== run A ==
## design_5
module design_5 #(parameter width = 8, parameter cwidth =4)(
  input [width-1:0] OPA, OPB,
  input CLK, RST, CE, MODE, CIN,
  input [1:0] INP_VALID,
  input [cwidth-1:0] CMD,
  output reg [2*width:0] RES,
  output reg OFLOW,
  output reg COUT,
  output reg G,
  output reg L,
  output reg E,
  output reg ERR
);
export LEC_CHECK = 0
export CAP_MARGIN = 20
export CELL_PAD_IN_SITES_DETAIL_PLACEMENT = 0
export CORE_MARGIN = 2
export CORE_UTILIZATION = 41
export CTS_CLUSTER_DIAMETER = 338
export CTS_CLUSTER_SIZE = 13
export GPL_ROUTABILITY_DRIVEN = 0
export GPL_TIMING_DRIVEN = 0
export HOLD_SLACK_MARGIN = -0.08
export MAX_ROUTING_LAYER = met5
export PLACE_DENSITY = 0.37
export SETUP_SLACK_MARGIN = -0.55
export SLEW_MARGIN = 40
export TNS_END_PERCENT = 80
create_clock -name core_clock -period 7.21 [get_ports {CLK}]
run.sh (not shown) runs the stock make flow with config.mk's settings and CLKGATE_MAP_FILE=.
Completing all stages was not enough for run A: its layout failed the final checks because of setup timing.
[inputs] run B vs run A
- MAX_ROUTING_LAYER: met5 -> met4
- CTS_CLUSTER_SIZE: 13 -> unset
- TNS_END_PERCENT: 80 -> 40
- CTS_CLUSTER_DIAMETER: 338 -> unset
- MIN_ROUTING_LAYER: unset -> met2
- CORE_UTILIZATION: 41 -> 17
- CORE_ASPECT_RATIO: unset -> 1.03
- the clock period (ns, I/O delays scaled along): 7.21 -> 8.75
## What came out
The flow completed for run B, but it is not clean: the layout still shows setup timing. Startpoint of the worst setup timing path: OPB[0] -> run B, OPB[6] -> run A. Between run A and run B, the count of standard-cell rows is lower for run A. The final reports for run B and run A show share of the clock period used by the worst path lower in the former. Delta(average wire per standard cell, run B - run A) < 0. Reported for run A and run B, simple logic cell fraction of the synthesized area turned out identical to the last digit. Going from run A to run B, total power per unit cell area shrank by more than 10%. Run B — first-pass GRT wire length 13,000 microns higher, run A as reference. Summary of run B over run A: leakage power has decreased; relative slew slack decreased 1.1 points; power has decreased. Between run A and run B, die size is higher for run B, run A comes in under that.
Edits applied to the flow inputs when going from run B to run C:
- a deleted CORE_ASPECT_RATIO that had been 1.03
- a deleted MAX_ROUTING_LAYER that had been met4
- a change of SLEW_MARGIN from 40 to 20
- a change of HOLD_SLACK_MARGIN from -0.08 to 0.16
- a change of CAP_MARGIN from 20 to 10
- a deleted CELL_PAD_IN_SITES_DETAIL_PLACEMENT that had been 0
- a deleted SETUP_SLACK_MARGIN that had been -0.55
- a deleted PLACE_DENSITY that had been 0.37
- an added CELL_PAD_IN_SITES_GLOBAL_PLACEMENT of 3
- an added ABC_AREA of 1
- an added PLACE_DENSITY_LB_ADDON of 0.29
- a change of the clock period (ns, I/O delays scaled along) from 8.75 to 8.0
Results
Run C: no failed stages, no open violations at the end. Going from run B to run C, wire length grows by 0.35%. Run C: global-route wire length before repair is 0.97% higher than what run B reported. Total power: run C below run B. Relative to run B, relative contribution of the clock network to total power has increased by 1.3 points in run C. Looking at smallest hold slack across run B and run C, the one that comes out lower is run C.

---

== v3 ==
The RTL this note starts from:
==> flow/design.v <==
module design_5 #(parameter width = 8, parameter cwidth =4)(
  input [width-1:0] OPA, OPB,
  input CLK, RST, CE, MODE, CIN,
  input [1:0] INP_VALID,
  input [cwidth-1:0] CMD,
  output reg [2*width:0] RES,
  output reg OFLOW,
  output reg COUT,
  output reg G,
  output reg L,
  output reg E,
  output reg ERR
);
reg [2*width:0] temp;
reg [2*width:0] next_RES;
reg next_COUT, next_OFLOW, next_G, next_L, next_E, next_ERR;
localparam CMD_ADD = 4'b0000;
localparam CMD_SUB = 4'b0001;
localparam CMD_ADD_CIN = 4'b0010;
localparam CMD_SUB_CIN = 4'b0011;
localparam CMD_EGL = 4'b1000;
localparam CMD_INC_MUL = 4'b1001;
localparam CMD_SHIFT_MUL = 4'b1010;
localparam CMD_SI_UNSI_ADD = 4'b1011;
localparam CMD_SI_UNSI_SUB = 4'b1100;
localparam CMD_INC_A = 4'b0100;
localparam CMD_DEC_A = 4'b0101;
localparam CMD_INC_B = 4'b0110;
localparam CMD_DEC_B = 4'b0111;
localparam CMD_AND = 4'b0000;
localparam CMD_NAND = 4'b0001;
localparam CMD_OR = 4'b0010;
localparam CMD_NOR = 4'b0011;
localparam CMD_XOR = 4'b0100;
localparam CMD_XNOR = 4'b0101;
localparam CMD_ROL_A_B = 4'b1100;
localparam CMD_ROR_A_B = 4'b1101;
localparam CMD_NOT_A = 4'b0110;
localparam CMD_SHR1_A = 4'b1000;
localparam CMD_SHLI_A = 4'b1001;
localparam CMD_NOT_B = 4'b0111;
localparam CMD_SHR1_B = 4'b1010;
localparam CMD_SHL1_B = 4'b1011;
wire [2:0] amount;
assign amount = OPB[2:0];
always@(posedge CLK or posedge RST)
begin
    if(RST)begin
        next_RES <= 'b0;
        next_COUT <= 1'b0;
        next_OFLOW <= 1'b0;
        next_G <= 1'b0;
        next_E <= 1'b0;
        next_L <= 1'b0;
        next_ERR <= 1'b0;
    end
    else if(CE)
    begin
        if(INP_VALID == 2'b00)
        begin
            next_RES <= 'b0;
            next_COUT <= 1'b0;
            next_OFLOW <= 1'b0;
            next_G <= 1'b0;
            next_E <= 1'b0;
            next_L <= 1'b0;
            next_ERR <= 1'b0;
        end
        else if(INP_VALID ==2'b11)
        begin
            next_RES <= 'b0;
            next_COUT <= 1'b0;
            next_OFLOW <= 1'b0;
            next_G <= 1'b0;
            next_E <= 1'b0;
            next_L <= 1'b0;
            next_ERR <= 1'b0;
            if(MODE)begin
                case(CMD)
                    CMD_ADD:
                    begin
                        temp = OPA + OPB;
                        next_RES <= temp;
                        next_COUT <= temp[width];
                    end
                    CMD_SUB:
                    begin
                        next_OFLOW <= (OPA<OPB)?1'b1:1'b0;
                        next_RES <= OPA-OPB;
                    end
                    CMD_ADD_CIN:
                    begin
                        temp = OPA + OPB + CIN;
                        next_RES <= temp;
                        next_COUT <= temp[width];
                    end
                    CMD_SUB_CIN:
                    begin
                        next_OFLOW <= (OPA<OPB)?1'b1:1'b0;
                        next_RES <= OPA-OPB-CIN;
                    end
                    CMD_EGL:
                    begin
                        next_RES <= 'b0;
                        if(OPA==OPB)
                        begin
                            next_E <= 1'b1;
                            next_G <= 1'b0;
                            next_L <= 1'b0;
                        end
                        else if(OPA>OPB)
                        begin
                            next_E <= 1'b0;
                            next_G <= 1'b1;
                            next_L <= 1'b0;
                        end
                        else
                        begin
                            next_E <= 1'b0;
                            next_G <= 1'b0;
                            next_L <= 1'b1;
                        end
                    end
                    CMD_INC_MUL:
                    begin
                        temp = (OPA+1) * (OPB+1);
                        next_RES <= temp;
                        next_COUT <= temp[2*width];
                    end
                    CMD_SHIFT_MUL:
                    begin
                        temp =(OPA<<1)*OPB;
                        next_RES <= temp;
                        next_COUT <= temp[2*width];
                    end
                    CMD_SI_UNSI_ADD:
                    begin
                        temp = $signed(OPA) + $signed(OPB);
                        next_RES <= temp;
                        next_COUT <= temp[width];
                        next_OFLOW <= ((OPA[width-1] == OPB[width-1]) && (temp[width-1] != OPA[width-1])) ? 1'b1 : 1'b0;
                        if($signed(OPA)==$signed(OPB))
                        begin
                            next_E <= 1'b1;
                            next_G <= 1'b0;
                            next_L <= 1'b0;
                        end
                        else if($signed(OPA)>$signed(OPB))
                        begin
                            next_E <= 1'b0;
                            next_G <= 1'b1;
                            next_L <= 1'b0;
                        end
                        else
                        begin
                            next_E <= 1'b0;
                            next_G <= 1'b0;
                            next_L <= 1'b1;
                        end
                    end
                    CMD_SI_UNSI_SUB:
                    begin
                        temp = $signed(OPA) - $signed(OPB);
                        next_RES<= temp;
                        next_COUT <= temp[width];
                       next_OFLOW <= ((OPA[width-1] != OPB[width-1]) && (temp[width-1] != OPA[width-1])) ? 1'b1 : 1'b0;
                        if($signed(OPA) == $signed(OPB))
                        begin
                            next_E <= 1'b1;
                            next_G <= 1'b0;
                            next_L <= 1'b0;
                        end
                        else if($signed(OPA) > $signed(OPB))
                        begin
                            next_E <= 1'b0;
                            next_G <= 1'b1;
                            next_L <= 1'b0;
                        end
                        else
                        begin
                            next_E <= 1'b0;
                            next_G <= 1'b0;
                            next_L <= 1'b1;
                        end
                    end
                    default:
                    begin
                        next_RES <= 'b0;
                        next_COUT <= 1'b0;
                        next_OFLOW <= 1'b0;
                        next_G <= 1'b0;
                        next_E <= 1'b0;
                        next_L <= 1'b0;
                        next_ERR <= 1'b0;
                    end
                endcase
            end
            else begin
                case(CMD)
                    CMD_AND:next_RES <= {{width*2-(width-1){1'b0}},OPA&OPB};
                    CMD_NAND:next_RES <= {{width*2-(width-1){1'b0}},~(OPA&OPB)};
                    CMD_OR:next_RES <= {{width*2-(width-1){1'b0}},OPA|OPB};
                    CMD_NOR:next_RES <= {{width*2-(width-1){1'b0}},~(OPA|OPB)};
                    CMD_XOR:next_RES <= {{width*2-(width-1){1'b0}},OPA^OPB};
                    CMD_XNOR:next_RES <= {{width*2-(width-1){1'b0}},~(OPA^OPB)};
                    CMD_ROL_A_B:
                    begin
                        if (amount == 0)
                            next_RES <= {{width*2-(width-1){1'b0}}, OPA};
                        else
                            next_RES <= {{width*2-(width){1'b0}}, (OPA << amount) | (OPA >> (width - amount))};
                        next_ERR <= (width > 3 && |OPB[width-1:3]) ? 1'b1 : 1'b0;
                    end
                    CMD_ROR_A_B:
                    begin
                        if (amount == 0)
                            next_RES <= {{width*2-(width-1){1'b0}}, OPA};
                        else
                            next_RES <= {{width*2-(width-1){1'b0}}, (OPA >> amount) | (OPA << (width - amount))};
                        next_ERR <= (width > 3 && |OPB[width-1:3]) ? 1'b1 : 1'b0;
                    end
                    default:
                    begin
                        next_RES <='b0;
                        next_COUT <= 1'b0;
                        next_OFLOW <= 1'b0;
                        next_G <= 1'b0;
                        next_E <= 1'b0;
                        next_L <= 1'b0;
                        next_ERR <= 1'b0;
                    end
                endcase
            end
        end
        else if(INP_VALID == 2'b01)
        begin
            next_RES <=  'b0;
            next_COUT <= 1'b0;
            next_OFLOW <= 1'b0;
            next_G <= 1'b0;
            next_E <= 1'b0;
            next_L <= 1'b0;
            next_ERR <= 1'b0;
            if(MODE)begin
                case(CMD)
                    CMD_INC_A:next_RES <= OPA+1;
                    CMD_DEC_A:next_RES <= OPA-1;
                    default:
                    begin
                        next_RES <= 'b0;
                        next_COUT <= 1'b0;
                        next_OFLOW <= 1'b0;
                        next_G <= 1'b0;
                        next_E <= 1'b0;
                        next_L <= 1'b0;
                        next_ERR <= 1'b0;
                    end
                endcase
            end
            else begin
                case(CMD)
                    CMD_NOT_A:next_RES <= {{width*2-(width-1){1'b0}},~OPA};
                    CMD_SHR1_A:next_RES <= {{width*2-(width-1){1'b0}},OPA>>1};
                    CMD_SHLI_A:next_RES <= {{width*2-(width-1){1'b0}},OPA<<1};
                    default:
                    begin
                        next_RES <= 'b0;
                        next_COUT <= 1'b0;
                        next_OFLOW <= 1'b0;
                        next_G <= 1'b0;
                        next_E <= 1'b0;
                        next_L <= 1'b0;
                        next_ERR <= 1'b0;
                    end
                endcase
            end
        end
        else if(INP_VALID == 2'b10)
            begin
                next_RES <= 'b0;
                next_COUT <= 1'b0;
                next_OFLOW <= 1'b0;
                next_G <= 1'b0;
                next_E <= 1'b0;
                next_L <= 1'b0;
                next_ERR <= 1'b0;
                if(MODE) begin
                    case(CMD)
                        CMD_INC_B: next_RES <= OPB + 1;
                        CMD_DEC_B: next_RES <= OPB - 1;
                        default:
                        begin
                            next_RES <= 'b0;
                            next_COUT <= 1'b0;
                            next_OFLOW <= 1'b0;
                            next_G <= 1'b0;
                            next_E <= 1'b0;
                            next_L <= 1'b0;
                            next_ERR <= 1'b0;
                        end
                    endcase
                end
                else begin
                    case(CMD)
                        CMD_NOT_B:next_RES <= {{width*2-(width-1){1'b0}},~OPB};
                        CMD_SHR1_B:next_RES <= {{width*2-(width-1){1'b0}},OPB>>1};
                        CMD_SHL1_B:next_RES <= {{width*2-(width-1){1'b0}},OPB<<1};
                        default:
                        begin
                            next_RES <= 'b0;
                            next_COUT <= 1'b0;
                            next_OFLOW <= 1'b0;
                            next_G <= 1'b0;
                            next_E <= 1'b0;
                            next_L <= 1'b0;
                            next_ERR <= 1'b0;
                        end
                    endcase
                end
        end
    end
end
always @(posedge CLK or posedge RST) begin
    if(RST) begin
        RES <= 'b0;
        COUT <= 1'b0;
        OFLOW <= 1'b0;
        G <= 1'b0;
        E <= 1'b0;
        L <= 1'b0;
        ERR <= 1'b0;
    end else if (CE) begin
        RES <= next_RES;
        COUT <= next_COUT;
        OFLOW <= next_OFLOW;
        G <= next_G;
        L <= next_L;
        E <= next_E;
        ERR <= next_ERR;
    end
end
endmodule
make LEC_CHECK=0 CAP_MARGIN=20 CELL_PAD_IN_SITES_DETAIL_PLACEMENT=0 CORE_MARGIN=2 CORE_UTILIZATION=66 CTS_CLUSTER_DIAMETER=59 GPL_ROUTABILITY_DRIVEN=1 GPL_TIMING_DRIVEN=1 HOLD_SLACK_MARGIN=-0.08 MAX_ROUTING_LAYER=met5 SETUP_SLACK_MARGIN=-0.34 SLEW_MARGIN=40 TNS_END_PERCENT=5 finish   # period 5.61 ns
In v3 the implementation completed, yet the final layout does not meet the checks, the culprit being negative setup slack.
What v57 does differently from v3 at the input level:
==> flow/config.mk <==
export PLATFORM = sky130hd
export DESIGN_NAME = design_5
export DESIGN_NICKNAME = design_5
export VERILOG_FILES = /design/flow/design.v
export SDC_FILE = /design/flow/constraint.sdc
export NUM_CORES = 4
export LEC_CHECK = 0
export CAP_MARGIN = 20
export CORE_MARGIN = 2
export CORE_UTILIZATION = 56
export SLEW_MARGIN = 20
==> flow/constraint.sdc <==
create_clock -name core_clock -period 7.57 [get_ports {CLK}]
set_input_delay 1.5140 -clock core_clock [delete_from_list [all_inputs] [get_ports {CLK}]]
set_output_delay 1.5140 -clock core_clock [all_outputs]
set_load 0.01 [all_outputs]
Findings:
- Both conditions hold for v57: the flow ran to the end and the final layout passed the timing, design-rule and antenna checks.
- Diff v3 -> v57: headroom to the max-slew limit went up by 1.6 points; post-CTS setup buffer count went down by 19; clock network power share went up by 0.4 points; fraction of power consumed by sequential logic went up by 2.6 points; net total in the final layout went down by about 7%.
- The lower portion of total power attributed to combinational logic of v3 and v57 is in v57.
- Comparing v3 and v57, the higher total length of routed met2 wires was measured on v3.
[inputs] v28 vs v57
-- flow/config.mk --
<<< v57, line 9
export CORE_MARGIN = 2
export CORE_UTILIZATION = 56
export SLEW_MARGIN = 20
>>> v28, line 9
export CORE_MARGIN = 2
export CORE_UTILIZATION = 40
export SLEW_MARGIN = 20
--- outcome ---
- From v57 to v28 the numbers moved as follows: count of clock-buffer cells in the layout went up, number of fill cells in the layout went up.
- Looking at power across both flows, v28 is the weaker of the two, with v57 ahead.
- v28 ended up with OPA[0] as its critical path launch point; v57 ended up with OPA[1].
- In v28, the average wire per standard cell came out 9.4% below the value in v57.
- The highest metal layer with signal wires comes out met5 in one run and met4 in the other, namely in v57 and v28 respectively.
- The endpoint required time on the critical path of v28 and that of v57 are within noise of each other.
- Of v57 and v28, v28 shows the higher die area, with v57 below it.
- Across both runs, net switching component of the power was higher for v28 than for v57.
Here is what was changed in the inputs of v9 compared with v28.
-- flow/config.mk --
<<< v28, line 8
export CAP_MARGIN = 20
export CORE_MARGIN = 2
export CORE_UTILIZATION = 40
export SLEW_MARGIN = 20
>>> v9, line 8
export CAP_MARGIN = 20
export CELL_PAD_IN_SITES_GLOBAL_PLACEMENT = 3
export CORE_MARGIN = 2
export CORE_UTILIZATION = 40
export GPL_TIMING_DRIVEN = 0
export SLEW_MARGIN = 20
==> flow/constraint.sdc <==
create_clock -name core_clock -period 8.0 [get_ports {CLK}]
set_input_delay 1.6000 -clock core_clock [delete_from_list [all_inputs] [get_ports {CLK}]]
set_output_delay 1.6000 -clock core_clock [all_outputs]
set_load 0.01 [all_outputs]
- The final area number comes out lower for v28 vs v9.
- Compared with v28, v9 shows a lower final total power.
- No stage failed in v9, and the final checks on the layout all came back clean.
- v28 completed end to end with timing, DRC and antenna clean.
- Chip area line of the yosys report came out exactly the same in v9 and v28.
Power and IR drop assume default switching activity.
